==> run a: inputs <==
==> flow/design.v (excerpt) <==
module sdram_logger (
    input         clk,           
    input         rst_n,         
    input  [23:0] timestamp,     
    input  [79:0] geig_data,     
    input  [79:0] mag_data,      
    input         next_byte,     
    input  [15:0] sdram_dq_in,   
    output [15:0] sdram_dq_out,  
    output        sdram_dq_oe,   
    output [12:0] sdram_a,
    output [1:0]  sdram_ba,
    output        sdram_clk_en,
    output        sdram_cke,
    output        sdram_cs,
    output        sdram_ras,
    output        sdram_cas,
    output        sdram_we,
    output        sdram_dqml,
    output        sdram_dqmu,
    output [7:0]  byte_out       
);
wire        sdram_status;
wire [15:0] data_read;
wire        next_read, next_write, read_cmd;
wire [15:0] mc_data_out;
wire [1:0]  mc_ba_out, mc_cmd_out;
wire [8:0]  mc_col_out;
wire [12:0] mc_row_out;
wire [1:0]  ba_read, ba_write;
wire [8:0]  col_read, col_write;
wire [12:0] row_read, row_write;
memory_controller memory_controller_0(
    .CLK_48MHZ    ( clk ),
    .RESET        ( rst_n ),
    .SDRAM_STATUS ( sdram_status ),
    .READ_CMD     ( read_cmd ),
  ...
Settings: LEC_CHECK=0, CAP_MARGIN=0, CORE_MARGIN=2, CORE_UTILIZATION=72, CTS_CLUSTER_SIZE=34, HOLD_SLACK_MARGIN=-0.08, SETUP_SLACK_MARGIN=2.04, SLEW_MARGIN=20; clock period 7.25 ns.
run.sh (not shown) runs the stock make flow with config.mk's settings and CLKGATE_MAP_FILE=.
==> inputs of run b, as changes to run a <==
CAP_MARGIN = 15   (was 0)
CTS_CLUSTER_DIAMETER = 27   (was default)
CTS_CLUSTER_SIZE = 35   (was 34)
HOLD_SLACK_MARGIN = -0.09   (was -0.08)
SETUP_SLACK_MARGIN = 0.38   (was 2.04)
TNS_END_PERCENT = 5   (was default)
==> flow/constraint.sdc (replaced) <==
create_clock -name core_clock -period 7.29 [get_ports {clk}]
set_input_delay 1.4580 -clock core_clock [delete_from_list [all_inputs] [get_ports {clk}]]
set_output_delay 1.4580 -clock core_clock [all_outputs]
set_load 0.01 [all_outputs]
==> summary of the runs <==
Synthesized cell count is the same in run a and run b. Run b finished but fails on negative setup slack. Run a stopped in 5_1_grt, error ODB-0269. In area after synthesis, run a and run b do not differ. Die area is the same in run b and run a.

---

==> trial 17: inputs <==
sdram_logger again, from the RTL that the note above started with.
==> flow/config.mk <==
export PLATFORM = sky130hd
export DESIGN_NAME = sdram_logger
export DESIGN_NICKNAME = sdram_logger
export VERILOG_FILES = /design/flow/design.v
export SDC_FILE = /design/flow/constraint.sdc
export NUM_CORES = 4
export LEC_CHECK = 0
export CAP_MARGIN = 15
export CORE_MARGIN = 2
export CORE_UTILIZATION = 72
export CTS_CLUSTER_DIAMETER = 26
export CTS_CLUSTER_SIZE = 33
export SETUP_SLACK_MARGIN = 1.73
export SLEW_MARGIN = 20
==> flow/constraint.sdc <==
create_clock -name core_clock -period 7.25 [get_ports {clk}]
set_input_delay 1.4500 -clock core_clock [delete_from_list [all_inputs] [get_ports {clk}]]
set_output_delay 1.4500 -clock core_clock [all_outputs]
set_load 0.01 [all_outputs]
==> inputs of trial 81, as changes to trial 17 <==
Settings changed: CAP_MARGIN 15 to 20, CORE_UTILIZATION 72 to 58, CTS_CLUSTER_DIAMETER 26 to default, CTS_CLUSTER_SIZE 33 to default, SETUP_SLACK_MARGIN 1.73 to default.
==> inputs of trial 11, as changes to trial 17 <==
Settings changed: CAP_MARGIN 15 to 20, CORE_MARGIN 2 to 7, CORE_UTILIZATION 72 to 64, CTS_CLUSTER_DIAMETER 26 to default, CTS_CLUSTER_SIZE 33 to default, PLACE_DENSITY_LB_ADDON from default to 0.24, SETUP_SLACK_MARGIN 1.73 to -1.9.
==> flow/constraint.sdc (replaced) <==
create_clock -name core_clock -period 19.0 [get_ports {clk}]
set_input_delay 3.8000 -clock core_clock [delete_from_list [all_inputs] [get_ports {clk}]]
set_output_delay 3.8000 -clock core_clock [all_outputs]
set_load 0.01 [all_outputs]
==> writeup.txt <==
The run stopped with a tool error. The flow stopped in global routing (5_1_grt). The tool reported: "[ERROR DPL-0038] Utilization greater than 100%, impossible to legalize". Once detailed placement completed, the half-perimeter wirelength came to 71.9 mm. Die area: 48200 µm². Before CTS, the worst setup slack after placement is -1.24 ns. For reference, the placement row count at floorplan is 79. The cell total after placement is 3866.

The die is 220 µm wide. Looking at the clock tree report, the H-tree level count equals 4. The placed instances occupy a cell area of 37200 µm². The share of the core area taken by cells at floorplan is 72.4%. The y dimension of the die came out at 220 µm. The core region is 46300 µm². The number of setup buffers added after CTS is 30. Clock tree synthesis inserted a total of 138 buffers.
# the run above: trial 17

==> writeup.txt <==
The flow ran to the end, but the layout failed its checks. Failing layout checks were recorded as setup timing. At the floorplan stage, the core utilization is reported as 58.3%.

In the final report, the number of endpoints failing setup comes to 7. Post-place setup slack: -1.31 ns. Detailed placement reports a standard cell area of 37300 µm². TritonCTS created 72 clock buffers.

The H-tree was split into 3 levels. Core footprint: 57400 µm². The final worst slack came out at -0.271 ns. The logs give 69.2 mm for the HPWL after detailed placement and 88 for the number of rows in the core area. Measured along the x axis, the die boundary spans 244 µm. The y dimension of the die came out at 244 µm. For the setup fix buffers added after clock tree synthesis, the log shows 8.
# the run above: trial 81

==> writeup.txt <==
The run finished with no timing, DRC or antenna violations. The number of placed instances, taps included, is 3871. Y dimension of the die: 243 µm.

Summing all placed instances gives a cell area of 36300 µm². The report lists the number of standard-cell rows as 83. Measured along the x axis, the die boundary spans 243 µm. The pre-CTS setup check shows a worst slack of 1.76 ns. In this run the post-CTS setup repair buffer count came out at 0. The die area is 58900 µm², and the power attributed to the clock group is 1.38 mW.

Per the OpenROAD floorplan log, the area of the core is 51500 µm². With the met2 usage in global routing at 47.8%, the number of buffers added by the clock tree synthesis step is 70.
# the run above: trial 11

Power is estimated from default activity; no workload was simulated.
